wip/raven:
==> flow/design.v <==
module SME(clk,reset,chardata,isstring,ispattern,valid,match,match_index);
  input clk;
  input reset;
  input [7:0] chardata;
  input isstring;
  input ispattern;
  output match;
  output [4:0] match_index;
  output valid;
  reg match;
  reg [4:0] match_index;
  reg valid;
  reg [7:0] string_data [31:0];
  reg [5:0] string_length;
  reg [7:0] pattern_data [7:0];
  reg [3:0] pattern_length;
  reg [1:0] state;
  reg [5:0] string_counter;
  reg [3:0] pattern_counter;
  reg fresh;             
  reg [5:0] head;        
  reg star_seen;         
  reg [3:0] star_pattern;  
  reg [5:0] star_string;   
  parameter DATA_READ   = 0;
  parameter FIND_HEAD   = 1;
  parameter CHECK_DATA  = 2;
  parameter DATA_OUT    = 3;
  always@(*) valid <= (state == DATA_OUT);
  wire anchored = (pattern_data[0] == "^");
  wire [7:0] pchar = pattern_data[pattern_counter[2:0]];
  wire [7:0] schar = string_data[string_counter[4:0]];
  wire [7:0] prev_char = string_data[head[4:0] - 5'd1];
  wire at_end = (string_counter >= string_length);
  always @(posedge clk or posedge reset) begin
    if(reset)begin
      state <= DATA_READ;
      string_length <= 0;
      pattern_length <= 0;
      match_index <= 0;
      match <= 0;
      fresh <= 1;
      head <= 0;
      star_seen <= 0;
    end
    else begin
      case(state)
        DATA_READ:begin
          if(isstring)begin
            if(fresh)begin
              string_length <= 1;
              string_data[0] <= chardata;
            end
            else begin
              string_length <= string_length + 1;
              string_data[string_length[4:0]] <= chardata;
            end
            pattern_length <= 0;
            fresh <= 0;
          end
          else if(ispattern)begin
            pattern_length <= pattern_length + 1;
            pattern_data[pattern_length[2:0]] <= chardata;
            fresh <= 0;
          end
          else if(pattern_length != 0)begin
            state <= FIND_HEAD;
            head <= 0;
          end
        end
        FIND_HEAD:begin
          if(head >= string_length)begin
            state <= DATA_OUT;
            match <= 0;
            match_index <= 0;
          end
          else if(anchored && head != 0 && prev_char != " ")begin
            head <= head + 1;
          end
          else begin
            state <= CHECK_DATA;
            string_counter <= head;
            pattern_counter <= anchored ? 4'd1 : 4'd0;
            star_seen <= 0;
          end
        end
        CHECK_DATA:begin
          if(pattern_counter >= pattern_length)begin  
            state <= DATA_OUT;
            match <= 1;
            match_index <= head[4:0];
          end
          else if(pchar == "*")begin
            star_seen <= 1;
            star_pattern <= pattern_counter + 1;
            star_string <= string_counter;
            pattern_counter <= pattern_counter + 1;
          end
          else if(pchar == "$" && at_end)begin
            pattern_counter <= pattern_counter + 1;
          end
          else if(!at_end && ( schar == pchar || pchar == "."
                              || (pchar == "$" && schar == " ") ))begin
            string_counter <= string_counter + 1;
            pattern_counter <= pattern_counter + 1;
          end
          else if(star_seen && star_string < string_length)begin
            star_string <= star_string + 1;
            string_counter <= star_string + 1;
            pattern_counter <= star_pattern;
          end
          else begin
            state <= FIND_HEAD;
            head <= head + 1;
          end
        end
        DATA_OUT:begin
          match <= 0;
          match_index <= 0;
          fresh <= 1;
          pattern_length <= 0;
          state <= DATA_READ;
          if(isstring)begin
            string_length <= 1;
            string_data[0] <= chardata;
            fresh <= 0;
          end
          else if(ispattern)begin
            pattern_length <= 1;
            pattern_data[0] <= chardata;
            fresh <= 0;
          end
        end
        default begin
          state <= DATA_READ;
        end
      endcase
    end
  end
endmodule
Settings: LEC_CHECK=0, CAP_MARGIN=20, CELL_PAD_IN_SITES_DETAIL_PLACEMENT=1, CELL_PAD_IN_SITES_GLOBAL_PLACEMENT=1, CORE_MARGIN=2, CORE_UTILIZATION=40, SLEW_MARGIN=20; clock period 6.2 ns.
run.sh (not shown) runs the stock make flow with config.mk's settings and CLKGATE_MAP_FILE=.
What wip/tundra does differently from wip/raven at the input level:
Settings: removing CELL_PAD_IN_SITES_GLOBAL_PLACEMENT (formerly 1); changing CORE_UTILIZATION from 40 to 72; changing SLEW_MARGIN from 20 to 10; changing CAP_MARGIN from 20 to 40; setting CTS_CLUSTER_SIZE to 15 for the first time; removing CELL_PAD_IN_SITES_DETAIL_PLACEMENT (formerly 1); setting SETUP_SLACK_MARGIN to 1.44 for the first time; setting PLACE_DENSITY_LB_ADDON to 0.03 for the first time; setting CTS_CLUSTER_DIAMETER to 204 for the first time; changing the clock period (ns, I/O delays scaled along) from 6.2 to 4.84.
[summary]
- wip/raven completed every stage of the flow, and the final layout passed the timing, DRC and antenna checks.
- Run status, wip/tundra: aborted in global routing, error GRT-0232
- Taking wip/raven as the reference, in wip/tundra site row count shows a reduction of about 26%; number of clock buffers inserted by TritonCTS shows a reduction of 16; synthesized chip area reported by yosys shows no meaningful change.
- Taking wip/raven over wip/tundra, the chip area ratio works out to 1.8.
- Comparing wip/raven against wip/tundra, there is no change at all in yosys cell count.
- Compare wip/raven and wip/tundra | number of placed cells counting well taps lower: wip/tundra
- As of wip/tundra, die span in x had fallen by more than a quarter compared to wip/raven.
Relative to wip/tundra, the following input files were edited for wip/ember:
Settings: changing SLEW_MARGIN from 10 to 30; changing CAP_MARGIN from 40 to 20; setting GPL_TIMING_DRIVEN to 1 for the first time; setting GPL_ROUTABILITY_DRIVEN to 1 for the first time; removing CTS_CLUSTER_DIAMETER (formerly 204); setting HOLD_SLACK_MARGIN to -0.0 for the first time; changing SETUP_SLACK_MARGIN from 1.44 to 0.8; setting PLACE_DENSITY to 0.48 for the first time; setting CELL_PAD_IN_SITES_GLOBAL_PLACEMENT to 3 for the first time; setting CORE_ASPECT_RATIO to 0.52 for the first time; changing CTS_CLUSTER_SIZE from 15 to 73; setting CELL_PAD_IN_SITES_DETAIL_PLACEMENT to 0 for the first time; setting TNS_END_PERCENT to 10 for the first time; removing PLACE_DENSITY_LB_ADDON (formerly 0.03); changing CORE_UTILIZATION from 72 to 21; setting ABC_AREA to 0 for the first time; setting MIN_ROUTING_LAYER to met1 for the first time; changing CORE_MARGIN from 2 to 3; setting MAX_ROUTING_LAYER to met4 for the first time; changing the clock period (ns, I/O delays scaled along) from 4.84 to 5.78.
Notes after the runs:
The final layout from wip/ember, which completed every stage, passed the timing, DRC and antenna checks at the end of the flow.
wip/ember — cell count after placement about 44% higher, wip/tundra as reference
Going from wip/tundra to wip/ember, weighted congestion at the end of routability-driven global placement lost 0.55; yosys stat chip area neither gained nor lost much; clock buffer count from CTS picked up an extra 11; vertical die dimension picked up an extra about 34%.
The die used by wip/ember is larger than the one used by wip/tundra.
Synthesized cell count: wip/ember vs wip/tundra identical
wip/ember vs. wip/tundra: count of cells resized by post-cts repair went down by 93.
Diff wip/tundra -> wip/ember | pre-CTS worst setup slack | increase of 0.24 ns
wip/tundra -> wip/ember: width of the chip increased by more than 100%
Depth of the CTS H-tree: wip/ember vs wip/tundra up 1
Changes in wip/violet relative to wip/ember:
Settings: CTS_CLUSTER_SIZE removed (was 73); CORE_MARGIN changed from 3 to 2; CELL_PAD_IN_SITES_DETAIL_PLACEMENT removed (was 0); CELL_PAD_IN_SITES_GLOBAL_PLACEMENT removed (was 3); CORE_ASPECT_RATIO removed (was 0.52); TNS_END_PERCENT removed (was 10); SETUP_SLACK_MARGIN changed from 0.8 to 0.93; CORE_UTILIZATION changed from 21 to 58; GPL_ROUTABILITY_DRIVEN removed (was 1); MIN_ROUTING_LAYER removed (was met1); SLEW_MARGIN changed from 30 to 20; PLACE_DENSITY removed (was 0.48); GPL_TIMING_DRIVEN removed (was 1); HOLD_SLACK_MARGIN removed (was -0.0); MAX_ROUTING_LAYER removed (was met4); ABC_AREA removed (was 0); the clock period (ns, I/O delays scaled along) changed from 5.78 to 3.26.
--- outcome ---
- Complete run, failing final checks: wip/violet, reason negative setup slack.
- Delta (wip/violet minus wip/ember): routed wire length lost 30,000 µm; combinational share of cell area lost 1.6 points; final total power picked up an extra about 80%; cell count lost 378; worst setup slack after layout lost 2.15 ns.
- wip/ember -> wip/violet: design area increased by more than 10%
- Going from wip/ember to wip/violet, source-to-sink clock delay at the later pin of the worst-skew pair shrinks by 0.03 ns.
- Looking at final critical-path share of the clock period across wip/violet and wip/ember, the one that comes out lower is wip/ember.
- Looking at combinational power share, wip/violet sits 4.4 points higher than wip/ember does.
- Area growth from synthesis to layout ended up 13 points higher on wip/violet than on wip/ember.

---

Starts from the design.v that is shown in full above.
==> flow/config.mk <==
export PLATFORM = sky130hd
export DESIGN_NAME = SME
export DESIGN_NICKNAME = SME
export VERILOG_FILES = /design/flow/design.v
export SDC_FILE = /design/flow/constraint.sdc
export NUM_CORES = 4
export LEC_CHECK = 0
export CAP_MARGIN = 20
export CORE_MARGIN = 2
export CORE_UTILIZATION = 34
export GPL_ROUTABILITY_DRIVEN = 1
export MIN_ROUTING_LAYER = met1
export PLACE_DENSITY_LB_ADDON = 0.14
export SETUP_SLACK_MARGIN = -0.37
export SLEW_MARGIN = 20
==> flow/constraint.sdc <==
create_clock -name core_clock -period 6.21 [get_ports {clk}]
set_input_delay 1.2420 -clock core_clock [delete_from_list [all_inputs] [get_ports {clk}]]
set_output_delay 1.2420 -clock core_clock [all_outputs]
set_load 0.01 [all_outputs]
Next try:
- CORE_UTILIZATION: 34 -> 70
- CTS_CLUSTER_SIZE: unset -> 24
- GPL_ROUTABILITY_DRIVEN: 1 -> unset
- MIN_ROUTING_LAYER: met1 -> unset
- PLACE_DENSITY_LB_ADDON: 0.14 -> unset
- SETUP_SLACK_MARGIN: -0.37 -> unset
- clock period: 6.21 -> 2.57 ns (I/O delays scaled with it)
=> With this change the flow never finished: it broke off in global routing; die area shrinks by well over a third; synthesized area stays the same; synthesized cell count stays the same.
Next try:
- ABC_AREA: unset -> 1
- CELL_PAD_IN_SITES_DETAIL_PLACEMENT: unset -> 0
- CELL_PAD_IN_SITES_GLOBAL_PLACEMENT: unset -> 0
- CORE_ASPECT_RATIO: unset -> 0.72
- CORE_MARGIN: 2 -> 3
- CORE_UTILIZATION: 70 -> 65
- CTS_CLUSTER_SIZE: 24 -> unset
- GPL_TIMING_DRIVEN: unset -> 1
- MAX_ROUTING_LAYER: unset -> met5
- MIN_ROUTING_LAYER: unset -> met1
- SETUP_SLACK_MARGIN: unset -> 0.8
- SLEW_MARGIN: 20 -> 15
- TNS_END_PERCENT: unset -> 10
- clock period: 2.57 -> 4.81 ns (I/O delays scaled with it)
With this change the flow completed without violations.
Synthesized area rises by 2.7%.
Die area rises by about 13%.
Synthesized cell count rises by about 36%.
Power and IR drop assume default switching activity.
